Setup of v41:
## apb_top
module apb_top(
    input        pclk,
    input        presetn,
    input        start,
    input        write,
    input [31:0] addr,
    input [31:0] wdata,
    input [3:0]  strb,
    input [2:0]  prot,
    output [31:0] rdata,
    output        done,
    output        error
);
make LEC_CHECK=0 CAP_MARGIN=20 CELL_PAD_IN_SITES_DETAIL_PLACEMENT=1 CORE_MARGIN=2 CORE_UTILIZATION=40 CTS_CLUSTER_DIAMETER=243 GPL_ROUTABILITY_DRIVEN=0 HOLD_SLACK_MARGIN=0.28 SLEW_MARGIN=20 finish   # period 4.42 ns
run.sh (not shown) runs the stock make flow with config.mk's settings and CLKGATE_MAP_FILE=.
v41 | status: complete | timing, DRC, antenna: pass
Edits applied to the flow inputs when going from v41 to v37:
-- flow/config.mk --
<<< v41, line 8
>>> v37, line 8
export ABC_AREA = 1
<<< v41, line 9
export CELL_PAD_IN_SITES_DETAIL_PLACEMENT = 1
>>> v37, line 10
<<< v41, line 11
export CORE_UTILIZATION = 40
export CTS_CLUSTER_DIAMETER = 243
export GPL_ROUTABILITY_DRIVEN = 0
export HOLD_SLACK_MARGIN = 0.28
>>> v37, line 11
export CORE_UTILIZATION = 70
export CTS_CLUSTER_SIZE = 38
export HOLD_SLACK_MARGIN = 0.3
export SETUP_SLACK_MARGIN = 0.17
==> flow/constraint.sdc <==
create_clock -name core_clock -period 1.66 [get_ports {pclk}]
set_input_delay 0.3320 -clock core_clock [delete_from_list [all_inputs] [get_ports {pclk}]]
set_output_delay 0.3320 -clock core_clock [all_outputs]
set_load 0.01 [all_outputs]
Findings:
v37: complete, dirty (negative setup slack)
Between v41 and v37, the combined area of all synthesized cells is lower for v37.
v37 improves on v41 in maximum frequency.
v37 ends up with lower sequential share of layout area than v41 does.
v37 against v41; switching component of the power is up by more than 100%.
Delta (v37 minus v41): site row count shrank by about 27%, wire length of the first global-routing pass grew by about 15%, sequential power grew by 150%.
Of the two values seen for class of the worst hold path, in -> async was produced by v41 and in -> reg by v37.
Going from v41 to v37, setup slack of the critical path after layout decreased 1.66 ns; non-clock buffer area fraction after layout now sits higher; setup fix buffers added after clock tree synthesis has increased; die area went down.
Input changes introduced in v4 (baseline for comparison: v37):
-- flow/config.mk --
<<< v37, line 8
export ABC_AREA = 1
>>> v4, line 8
<<< v37, line 11
export CORE_UTILIZATION = 70
export CTS_CLUSTER_SIZE = 38
export HOLD_SLACK_MARGIN = 0.3
export SETUP_SLACK_MARGIN = 0.17
>>> v4, line 10
export CORE_UTILIZATION = 46
==> flow/constraint.sdc <==
create_clock -name core_clock -period 3.0 [get_ports {pclk}]
set_input_delay 0.6000 -clock core_clock [delete_from_list [all_inputs] [get_ports {pclk}]]
set_output_delay 0.6000 -clock core_clock [all_outputs]
set_load 0.01 [all_outputs]
[summary]
- v37 vs v4, capture point of the critical path: slave1.regfile[1][6] vs slave0.prdata[25]
- | highest attainable clock frequency | v4 vs v37 | about 14% lower |
- v4 vs. v37: net switching power figure decreased by 55% relative to the old numbers; multi-input gate share of total cell area shows an increase of 3.5 points.
- Portion of total power attributed to the clock network in v4 is 3.3 points above v37.
- Chip footprint up about 60% in v4 wrt v37
- Between v37 and v4, the flow reports number of fill cells increasing by more than 100%.
- Re total half-perimeter wirelength after legalization and detailed placement: v4 is 4.3 mm down on v37.
- v4 closes out successfully: all stages finished, all timing, DRC and antenna checks passed.
- Summary of v4 over v37: gate count of the mapped netlist decreased by 779 relative to the old numbers, final cell count shrank by 645.
Changes in v20 relative to v4:
-- flow/config.mk --
<<< v4, line 10
export CORE_UTILIZATION = 46
>>> v20, line 10
export CORE_UTILIZATION = 72
export CTS_CLUSTER_DIAMETER = 242
export CTS_CLUSTER_SIZE = 30
export HOLD_SLACK_MARGIN = -0.08
<<< v4, line 12
>>> v20, line 15
export TNS_END_PERCENT = 5
==> flow/constraint.sdc <==
create_clock -name core_clock -period 3.44 [get_ports {pclk}]
set_input_delay 0.6880 -clock core_clock [delete_from_list [all_inputs] [get_ports {pclk}]]
set_output_delay 0.6880 -clock core_clock [all_outputs]
set_load 0.01 [all_outputs]
==> results <==
- NOTE final standard cell count with taps included and fillers excluded v4->v20 decreased by more than 10%
- As far as number of optimization iterations in the first detailed-route pass goes, v20 and v4 are indistinguishable; the numbers are identical.
- Re critical path depth: no difference whatsoever between v20 and v4.
- Summary of the comparison: sum of met2 wire segment lengths after detailed routing is lower in v20, relative to v4.
- Beginning of the critical path = master.paddr[17]: v20; beginning of the critical path = master.paddr[25]: v4
- Comparing number of buffers outside the clock class in the layout for v4 and v20, the bigger number came from v4.
- v20 against v4: final HPWL from detailed placement now smaller; via count lower; aggregate global-route resource usage now larger; slack of the critical path now larger; count of clock-buffer cells in the layout shows a reduction of 51.
No activity file was given, so power comes from the tool's default toggle rates.
